Design gemm_mem, start of the top module:
module gemm_mem(
  input wire clk,
  input wire rst,
  input wire out_rdy,
  input wire v0__read_req_rdy,
  input wire [31:0] v0__read_resp,
  input wire v0__read_resp_vld,
  input wire v0__write_completion_vld,
  input wire v0__write_req_rdy,
  input wire [31:0] v0_in,
  input wire v0_in_vld,
  input wire v1__read_req_rdy,
  input wire [31:0] v1__read_resp,
  input wire v1__read_resp_vld,
  input wire v1__write_completion_vld,
  input wire v1__write_req_rdy,
  input wire [31:0] v1_in,
  input wire v1_in_vld,
  input wire [31:0] C_rd_data,
  output wire [31:0] out,
  output wire out_vld,
  output wire [3:0] v0__read_req,
  output wire v0__read_req_vld,
  output wire v0__read_resp_rdy,
  output wire v0__write_completion_rdy,
  output wire [35:0] v0__write_req,
  output wire v0__write_req_vld,
  output wire v0_in_rdy,
  output wire [3:0] v1__read_req,
  output wire v1__read_req_vld,
  output wire v1__read_resp_rdy,
  output wire v1__write_completion_rdy,
  output wire [35:0] v1__write_req,
  output wire v1__write_req_vld,
  output wire v1_in_rdy,
  output wire [3:0] C_rd_addr,
  output wire C_rd_en,
  output wire [3:0] C_wr_addr,
  output wire [31:0] C_wr_data,
  output wire C_wr_en
);
Settings: LEC_CHECK=0, ABC_AREA=1, CAP_MARGIN=20, CORE_ASPECT_RATIO=1.03, CORE_MARGIN=2, CORE_UTILIZATION=65, CTS_CLUSTER_DIAMETER=215, HOLD_SLACK_MARGIN=-0.08, MAX_ROUTING_LAYER=met4, PLACE_DENSITY=0.6, SLEW_MARGIN=20; clock period 5.42 ns.
run.sh (not shown) runs the stock make flow with config.mk's settings and CLKGATE_MAP_FILE=.
The first run finished but failed the layout checks on setup timing.
==> next run, changes <==
CORE_UTILIZATION = 70   (was 65)
CTS_CLUSTER_DIAMETER = default   (was 215)
HOLD_SLACK_MARGIN = default   (was -0.08)
SETUP_SLACK_MARGIN = 1.64   (was default)
clock period = 5.67 ns   (was 5.42 ns; I/O delays follow)
Now the flow did not get past global routing with ODB-0269.
Area after synthesis does not change.
Synthesized cell count is unchanged.
Die area drops by a little under a tenth.
==> next run, changes <==
CORE_ASPECT_RATIO = default   (was 1.03)
CORE_UTILIZATION = 67   (was 70)
MAX_ROUTING_LAYER = default   (was met4)
PLACE_DENSITY = default   (was 0.6)
SETUP_SLACK_MARGIN = default   (was 1.64)
clock period = 6.57 ns   (was 5.67 ns; I/O delays follow)
The changed run ran to the end with no violations.
Area after synthesis does not change.
Synthesized cell count does not change.
Die size grows by about 4.4%.

========
Starting RTL as in the previous note.
Settings: LEC_CHECK=0, ABC_AREA=1, CAP_MARGIN=35, CELL_PAD_IN_SITES_DETAIL_PLACEMENT=1, CELL_PAD_IN_SITES_GLOBAL_PLACEMENT=1, CORE_MARGIN=4, CORE_UTILIZATION=62, GPL_TIMING_DRIVEN=1, MIN_ROUTING_LAYER=met2, PLACE_DENSITY_LB_ADDON=0.1, SLEW_MARGIN=30, TNS_END_PERCENT=90; clock period 8.85 ns.
The starting point stopped in global placement.
Then changed:
Settings changed: CAP_MARGIN 35 to 10, CORE_UTILIZATION 62 to 26, GPL_TIMING_DRIVEN 1 to 0, MIN_ROUTING_LAYER met2 to unset, PLACE_DENSITY_LB_ADDON 0.1 to unset, TNS_END_PERCENT 90 to unset.
Clock period 8.85 ns to 9.0 ns, I/O delays scaled along.
This time the run produced a clean layout.
Synthesized area does not change.
Die size is higher by 130%.
Synthesized cell count is unchanged.
Then changed:
Settings changed: ABC_AREA 1 to unset, CAP_MARGIN 10 to 20, CELL_PAD_IN_SITES_GLOBAL_PLACEMENT 1 to unset, CORE_UTILIZATION 26 to 70, SLEW_MARGIN 30 to 20.
=> With this change the flow never finished: it broke off in detailed placement, error DPL-0033. Area after synthesis is lower by 4.5%. Die size fell by 63%. Synthesized cell count came out lower by 19%.
Then changed:
Settings changed: CELL_PAD_IN_SITES_DETAIL_PLACEMENT 1 to unset, CORE_MARGIN 4 to 2, CORE_UTILIZATION 70 to 58, GPL_TIMING_DRIVEN 0 to unset.
Clock period 9.0 ns to 4.66 ns, I/O delays scaled along.
After rerunning: Now the flow finished but failed the layout checks on negative setup slack. Die area came out higher by 16%. Area after synthesis is unchanged. Synthesized cell count does not change.
